==> inputs of run a <==
==> flow/design.v <==
`timescale 1ns / 1ps
module counter #(size = 8) (clk, rst, ld, ld_val, en, up, val);
    input                 clk, rst, ld, en, up;
    input      [size-1:0] ld_val;
    output reg [size-1:0] val;
    always @(posedge clk, posedge rst) begin
        if (rst) begin
            val <= 0;
        end else if (ld) begin
            val <= ld_val;
        end else if (en) begin
            val <= (up) ? val+1 : val-1;
        end
    end
endmodule
module barrelshift #(size = 8) (barrel_in, barrel, right, barrel_out);
    input      signed [size-1:0] barrel_in;
    input                  [3:0] barrel;
    input                        right;
    output reg signed [size-1:0] barrel_out;
    always @(barrel_in, barrel, right) begin
        barrel_out = barrel_in;
        if (barrel == 1) begin
            barrel_out = (right) ? barrel_in >>> 1 : barrel_in <<< 1;
        end else if (barrel == 2) begin
            barrel_out = (right) ? barrel_in >>> 2 : barrel_in <<< 2;
        end else if (barrel == 3) begin
            barrel_out = (right) ? barrel_in >>> 3 : barrel_in <<< 3;
        end else if (barrel == 4) begin
            barrel_out = (right) ? barrel_in >>> 4 : barrel_in <<< 4;
        end else if (barrel == 5) begin
            barrel_out = (right) ? barrel_in >>> 5 : barrel_in <<< 5;
        end else if (barrel == 6) begin
            barrel_out = (right) ? barrel_in >>> 6 : barrel_in <<< 6;
        end else if (barrel == 7) begin
            barrel_out = (right) ? barrel_in >>> 7 : barrel_in <<< 7;
        end else if (barrel == 8) begin
            barrel_out = (right) ? barrel_in >>> 8 : barrel_in <<< 8;
        end else if (barrel == 9) begin
            barrel_out = (right) ? barrel_in >>> 9 : barrel_in <<< 9;
        end else if (barrel == 10) begin
            barrel_out = (right) ? barrel_in >>> 10 : barrel_in <<< 10;
        end else if (barrel == 11) begin
            barrel_out = (right) ? barrel_in >>> 11 : barrel_in <<< 11;
        end else if (barrel == 12) begin
            barrel_out = (right) ? barrel_in >>> 12 : barrel_in <<< 12;
        end else if (barrel == 13) begin
            barrel_out = (right) ? barrel_in >>> 13 : barrel_in <<< 13;
        end else if (barrel == 14) begin
            barrel_out = (right) ? barrel_in >>> 14 : barrel_in <<< 14;
        end else if (barrel == 15) begin
            barrel_out = (right) ? barrel_in >>> 15 : barrel_in <<< 15;
        end
    end
endmodule
module register #(size = 8) (clk, rst, ld, ld_val, val);
    input clk, rst, ld;
    input      signed [size-1:0] ld_val;
    output reg signed [size-1:0] val;
    always @(posedge clk, posedge rst) begin
        if (rst) begin
            val <= 0;
        end else if (ld) begin
            val <= ld_val;
        end
    end
endmodule
module cordic (clk, rst, s, angle, done, sine, cosine);
    input                   clk, rst, s;
    input   signed  [31:0]  angle;
    output  reg             done;
    output  signed  [31:0]  sine, cosine;
    reg              [1:0]  y, yn;
    wire                    z;
    wire             [3:0]  cntr_val0;
    wire    signed  [31:0]  atan [0:15];
    reg                     reg_ld_angle, reg_ld_sine, reg_ld_cosine, cntr_ld0, cntr_en0;
    wire    signed  [31:0]  reg_ld_val_angle, reg_ld_val_sine, reg_ld_val_cosine;
    wire    signed  [31:0]  reg_val_angle, reg_val_sine, reg_val_cosine, bshft_val_cosine, bshft_val_sine;
    assign atan[0]  = 450_000_000;
    assign atan[1]  = 265_650_512;
    assign atan[2]  = 140_362_435;
    assign atan[3]  = 071_250_163;
    assign atan[4]  = 035_763_344;
    assign atan[5]  = 017_899_106;
    assign atan[6]  = 008_951_737;
    assign atan[7]  = 004_476_142;
    assign atan[8]  = 002_381_050;
    assign atan[9]  = 001_119_057;
    assign atan[10] = 000_559_529;
    assign atan[11] = 000_279_765;
    assign atan[12] = 000_139_882;
    assign atan[13] = 000_069_941;
    assign atan[14] = 000_034_971;
    assign atan[15] = 000_017_485;
    always @(posedge clk, posedge rst) begin
        if (rst) begin
            y <= 0;
        end else begin
            y <= yn;
        end
    end
    always @(y, s, z) begin
        case (y)
            0: begin
                if (~s) begin
                    yn <= 0;
                end else begin
                    yn <= 1;
                end
            end
            1: begin
                if (~z) begin
                    yn <= 1;
                end else begin
                    yn <= 2;
                end
            end
            2: begin
                if (s) begin
                    yn <= 2;
                end else begin
                    yn <= 0;
                end
            end
            default: yn <= 2'bxx;
        endcase
    end
    always @(y, s) begin
        reg_ld_angle = 0; reg_ld_sine = 0; reg_ld_cosine = 0; cntr_ld0 = 0; cntr_en0 = 0; done = 0;
        case (y)
            0: begin
                reg_ld_angle = 1; cntr_ld0 = 1;
                if (s) begin
                    reg_ld_sine = 1; reg_ld_cosine = 1;
                end
            end
            1: begin
                reg_ld_angle = 1; reg_ld_sine = 1; reg_ld_cosine = 1; cntr_en0 = 1;
            end
            2: begin
                done = 1;
            end
        endcase
    end
    assign reg_ld_val_angle = (y == 0) ? angle : (reg_val_angle >= 000_000_000) ? 
        reg_val_angle - atan[cntr_val0] : reg_val_angle + atan[cntr_val0];
    assign reg_ld_val_cosine = (y == 0) ? 006_073_000 : (reg_val_angle >= 000_000_000) ?
        reg_val_cosine - bshft_val_sine : reg_val_cosine + bshft_val_sine;
    assign reg_ld_val_sine = (y == 0) ? 000_000_000 : (reg_val_angle >= 000_000_000) ?
        reg_val_sine + bshft_val_cosine : reg_val_sine - bshft_val_cosine;
    assign z = (cntr_val0 == 15);
    counter   #(4) c0 (clk, rst, cntr_ld0, 0, cntr_en0, 1, cntr_val0);
    register #(32) r_angle (clk, rst, reg_ld_angle, reg_ld_val_angle, reg_val_angle);
    register #(32) r_cosine (clk, rst, reg_ld_cosine, reg_ld_val_cosine, reg_val_cosine);
    register #(32) r_sine (clk, rst, reg_ld_sine, reg_ld_val_sine, reg_val_sine);
    barrelshift #(32) b_cosine (reg_val_cosine, cntr_val0, 1, bshft_val_cosine);
    barrelshift #(32) b_sine (reg_val_sine, cntr_val0, 1, bshft_val_sine);
    assign sine = reg_val_sine;
    assign cosine = reg_val_cosine;
endmodule
==> flow/run.sh <==
#!/bin/bash
# the make line also repeats each setting of config.mk as NAME=value (left out here)
make -C /OpenROAD-flow-scripts/flow DESIGN_CONFIG=/design/flow/config.mk WORK_HOME=/design/flow/orfs CLKGATE_MAP_FILE= finish
==> flow/config.mk <==
export PLATFORM = sky130hd
export DESIGN_NAME = cordic
export DESIGN_NICKNAME = cordic
export VERILOG_FILES = /design/flow/design.v
export SDC_FILE = /design/flow/constraint.sdc
export NUM_CORES = 4
export LEC_CHECK = 0
export CAP_MARGIN = 20
export CORE_ASPECT_RATIO = 1.08
export CORE_MARGIN = 2
export CORE_UTILIZATION = 36
export CTS_CLUSTER_DIAMETER = 204
export GPL_TIMING_DRIVEN = 0
export SLEW_MARGIN = 40
==> flow/constraint.sdc <==
create_clock -name core_clock -period 7.5 [get_ports {clk}]
set_input_delay 1.5000 -clock core_clock [delete_from_list [all_inputs] [get_ports {clk}]]
set_output_delay 1.5000 -clock core_clock [all_outputs]
set_load 0.01 [all_outputs]
==> run b (differences from run a) <==
CELL_PAD_IN_SITES_DETAIL_PLACEMENT = 1   (was default)
CELL_PAD_IN_SITES_GLOBAL_PLACEMENT = 1   (was default)
CORE_ASPECT_RATIO = 0.58   (was 1.08)
CORE_MARGIN = 9   (was 2)
CORE_UTILIZATION = 20   (was 36)
CTS_CLUSTER_DIAMETER = default   (was 204)
CTS_CLUSTER_SIZE = 21   (was default)
GPL_ROUTABILITY_DRIVEN = 0   (was default)
GPL_TIMING_DRIVEN = default   (was 0)
HOLD_SLACK_MARGIN = 0.15   (was default)
MIN_ROUTING_LAYER = met2   (was default)
SETUP_SLACK_MARGIN = 0.7   (was default)
SLEW_MARGIN = 10   (was 40)
==> flow/constraint.sdc (replaced) <==
create_clock -name core_clock -period 4.01 [get_ports {clk}]
set_input_delay 0.8020 -clock core_clock [delete_from_list [all_inputs] [get_ports {clk}]]
set_output_delay 0.8020 -clock core_clock [all_outputs]
set_load 0.01 [all_outputs]
==> run c (differences from run a) <==
ABC_AREA = 1   (was default)
CELL_PAD_IN_SITES_GLOBAL_PLACEMENT = 0   (was default)
CORE_ASPECT_RATIO = default   (was 1.08)
CORE_UTILIZATION = 58   (was 36)
CTS_CLUSTER_DIAMETER = 218   (was 204)
CTS_CLUSTER_SIZE = 88   (was default)
GPL_ROUTABILITY_DRIVEN = 1   (was default)
GPL_TIMING_DRIVEN = default   (was 0)
MAX_ROUTING_LAYER = met5   (was default)
PLACE_DENSITY = 0.42   (was default)
SETUP_SLACK_MARGIN = -0.53   (was default)
SLEW_MARGIN = 20   (was 40)
TNS_END_PERCENT = 30   (was default)
==> flow/constraint.sdc (replaced) <==
create_clock -name core_clock -period 5.3 [get_ports {clk}]
set_input_delay 1.0600 -clock core_clock [delete_from_list [all_inputs] [get_ports {clk}]]
set_output_delay 1.0600 -clock core_clock [all_outputs]
set_load 0.01 [all_outputs]
==> notes <==
- Of run a and run c, run c has the higher design area (gap about 2.8%, measured against run c).
- Run a reached the layout checks and failed them: setup timing. Run c ran to the end with violations: setup timing. Run b stopped in global routing (GRT-0116).
- Between run a and run c, the lower worst hold slack is in run c (gap 0.059 ns).
- In run a the utilization is lower than in run c, by 26 points.

* * *

==> 12-13: inputs <==
RTL: the design.v shown in full above, as it stands there.
make LEC_CHECK=0 ABC_AREA=0 CAP_MARGIN=20 CELL_PAD_IN_SITES_GLOBAL_PLACEMENT=0 CORE_MARGIN=2 CORE_UTILIZATION=43 GPL_ROUTABILITY_DRIVEN=1 HOLD_SLACK_MARGIN=0.29 MAX_ROUTING_LAYER=met5 SETUP_SLACK_MARGIN=0.5 SLEW_MARGIN=20 finish   # period 5.3 ns
run.sh (not shown) runs the stock make flow with config.mk's settings and CLKGATE_MAP_FILE=.
==> 03-22 (differences from 12-13) <==
CORE_UTILIZATION = 18   (was 43)
HOLD_SLACK_MARGIN = 0.11   (was 0.29)
PLACE_DENSITY_LB_ADDON = 0.24   (was default)
==> 08-18 (differences from 12-13) <==
ABC_AREA = default   (was 0)
CAP_MARGIN = 5   (was 20)
CELL_PAD_IN_SITES_GLOBAL_PLACEMENT = default   (was 0)
CORE_ASPECT_RATIO = 1.08   (was default)
CORE_UTILIZATION = 36   (was 43)
CTS_CLUSTER_DIAMETER = 136   (was default)
CTS_CLUSTER_SIZE = 66   (was default)
GPL_ROUTABILITY_DRIVEN = default   (was 1)
GPL_TIMING_DRIVEN = 0   (was default)
HOLD_SLACK_MARGIN = default   (was 0.29)
MAX_ROUTING_LAYER = default   (was met5)
SETUP_SLACK_MARGIN = -0.65   (was 0.5)
SLEW_MARGIN = 40   (was 20)
==> flow/constraint.sdc (replaced) <==
create_clock -name core_clock -period 7.5 [get_ports {clk}]
set_input_delay 1.5000 -clock core_clock [delete_from_list [all_inputs] [get_ports {clk}]]
set_output_delay 1.5000 -clock core_clock [all_outputs]
set_load 0.01 [all_outputs]
==> results <==
                                                                                 12-13                     03-22                     08-18
Non-filler cells in the finished layout                                          4,170                     4,943                     3,574
Tap cell instance count                                                            592                     1,391                       720
Number of ordinary and repair buffers in the finished layout                     1,104                     1,078                       364
Sum of met3 wire segment lengths after detailed routing                      17,600 um                 10,400 um                 26,000 um
Length of routed wiring on met1                                              47,200 um                 54,500 um                 55,400 um
Largest net degree at the start of global routing                                   75                        74                        65
Per-cell via count in the routed design                                           6.96                      5.37                      7.72
Global-route wire length before repair                                      178,000 um                185,000 um                222,000 um
PnR worst setup slack                                                          -688 ps                   -449 ps                   -808 ps
Status                                                        finished with violations  finished with violations  finished with violations
Reasons for failing layout checks                                         setup timing              setup timing              setup timing
Overall global routing resource usage                                            50.9%                     23.0%                     58.6%
Detailed-placement wirelength estimate                                       90,600 um                 98,700 um                118,000 um
Starting Density                                                                 43.6%                     18.2%                     36.2%
Non-clk buf share                                                                30.4%                     29.5%                     11.3%
Signal arrival time at the worst endpoint                                      6320 ps                   6050 ps                   8620 ps

* * *

==> run C <==
// cordic: RTL as listed in full above, without the edits since
make LEC_CHECK=0 CAP_MARGIN=20 CORE_ASPECT_RATIO=1.41 CORE_MARGIN=2 CORE_UTILIZATION=51 SETUP_SLACK_MARGIN=1.86 SLEW_MARGIN=20 TNS_END_PERCENT=5 finish   # period 6.74 ns
==> run R (differences from run C) <==
Settings changed: CORE_ASPECT_RATIO 1.41 to unset, CORE_UTILIZATION 51 to 29, SETUP_SLACK_MARGIN 1.86 to 0.3, TNS_END_PERCENT 5 to unset.
==> flow/constraint.sdc (replaced) <==
create_clock -name core_clock -period 10.5 [get_ports {clk}]
set_input_delay 2.1000 -clock core_clock [delete_from_list [all_inputs] [get_ports {clk}]]
set_output_delay 2.1000 -clock core_clock [all_outputs]
set_load 0.01 [all_outputs]
==> run Y (differences from run C) <==
Settings changed: ABC_AREA set to 1, CORE_ASPECT_RATIO 1.41 to unset, CORE_UTILIZATION 51 to 72, CTS_CLUSTER_DIAMETER set to 350, CTS_CLUSTER_SIZE set to 100, PLACE_DENSITY set to 0.43, SETUP_SLACK_MARGIN 1.86 to 0.3, TNS_END_PERCENT 5 to unset.
==> flow/constraint.sdc (replaced) <==
create_clock -name core_clock -period 4.32 [get_ports {clk}]
set_input_delay 0.8640 -clock core_clock [delete_from_list [all_inputs] [get_ports {clk}]]
set_output_delay 0.8640 -clock core_clock [all_outputs]
set_load 0.01 [all_outputs]
==> run D (differences from run C) <==
Settings changed: CORE_ASPECT_RATIO 1.41 to unset, CORE_UTILIZATION 51 to 40, SETUP_SLACK_MARGIN 1.86 to 0.3, TNS_END_PERCENT 5 to unset.
==> flow/constraint.sdc (replaced) <==
create_clock -name core_clock -period 7.5 [get_ports {clk}]
set_input_delay 1.5000 -clock core_clock [delete_from_list [all_inputs] [get_ports {clk}]]
set_output_delay 1.5000 -clock core_clock [all_outputs]
set_load 0.01 [all_outputs]
==> summary of the runs <==
- Run D produced a clean layout. Run Y died in detailed placement. Run C completed without violations. Run R finished with timing, DRC and antenna clean.
- Of run C and run D, run C has the higher routed wire length (gap about 4%, measured against run D).
- In synthesized area, run R and run D do not differ.
- Worst setup slack: run D < run C < run R.
- Against run D, the critical path depth of run C is higher by 2.
- The highest global-route usage belongs to run C, the lowest to run R.

* * *

==> inputs of build 69 <==
RTL: the design.v shown in full above, as it stands there.
clock: 5.3 ns
lec_check: 0
abc_area: 1
cap_margin: 20
cell_pad_in_sites_global_placement: 0
core_aspect_ratio: 0.5
core_margin: 2
core_utilization: 62
cts_cluster_diameter: 218
cts_cluster_size: 98
gpl_routability_driven: 1
max_routing_layer: met5
place_density: 0.39
setup_slack_margin: -0.53
slew_margin: 20
tns_end_percent: 30
==> trial 52 (differences from build 69) <==
==> flow/config.mk (replaced) <==
export PLATFORM = sky130hd
export DESIGN_NAME = cordic
export DESIGN_NICKNAME = cordic
export VERILOG_FILES = /design/flow/design.v
export SDC_FILE = /design/flow/constraint.sdc
export NUM_CORES = 4
export LEC_CHECK = 0
export CAP_MARGIN = 5
export CELL_PAD_IN_SITES_DETAIL_PLACEMENT = 2
export CORE_ASPECT_RATIO = 1.08
export CORE_MARGIN = 2
export CORE_UTILIZATION = 69
export CTS_CLUSTER_DIAMETER = 136
export CTS_CLUSTER_SIZE = 63
export GPL_TIMING_DRIVEN = 0
export MAX_ROUTING_LAYER = met4
export MIN_ROUTING_LAYER = met2
export SETUP_SLACK_MARGIN = -0.65
export SLEW_MARGIN = 20
==> flow/constraint.sdc (replaced) <==
create_clock -name core_clock -period 7.5 [get_ports {clk}]
set_input_delay 1.5000 -clock core_clock [delete_from_list [all_inputs] [get_ports {clk}]]
set_output_delay 1.5000 -clock core_clock [all_outputs]
set_load 0.01 [all_outputs]
==> results <==
| item | build 69 | trial 52 |
|---|---|---|
| Die span in x | 255.5 um | 164.6 um |
| Share of the synthesized netlist area taken by xor and xnor gates | 0.04557 | 0.07564 |
| Fraction of synthesized area in multiplexers | 0 | 0.01940 |
| Post-synthesis cell count from yosys | 3482 | 2725 |
| Die Span Y | 129.7 um | 177.5 um |
| Cells after Synth | 3482 | 2725 |
| Top flip-flop cell by instance count after synthesis | sky130_fd_sc_hd__dfrtp_1 | sky130_fd_sc_hd__dfrtp_1 |
| Most repeated cell in the gate-level netlist after synthesis | sky130_fd_sc_hd__nand2_1 | sky130_fd_sc_hd__a21oi_1 |
| Die area | 33140 sq um | 29210 sq um |
| Core footprint | 30740 sq um | 27430 sq um |
| Final weighted congestion in routability-driven placement | 1.163 | 2.182 |
| Aoi share | 0.2734 | 0.4046 |
| And+or+nand+nor area frac | 0.3468 | 0.2108 |
| Register area share after synthesis | 0.1315 | 0.1342 |
| Status | failed layout checks | did not finish |
| Stage where the flow stopped | - | detailed placement |
| Reasons for failing layout checks | setup timing | - |
| Mapped Area | 19600 sq um | 19220 sq um |
| Syn nets | 3626 | 2869 |
| Distinct lib cells used | 62 | 103 |
| Total number of placement rows | 45 | 63 |
| Post-synth area from yosys stat | 19600 sq um | 19220 sq um |
| Starting utilization of the core area | 0.6377 | 0.7007 |
| Post-Syn Area per Cell | 5.630 sq um | 7.054 sq um |
| Cell type with the largest total area after synthesis | sky130_fd_sc_hd__nand2_1 | sky130_fd_sc_hd__dfrtp_1 |
| Proportion of netlist area held by the largest area contributor | 0.1894 | 0.1328 |
| Fa+ha+maj area frac | 0.07072 | 0.07212 |
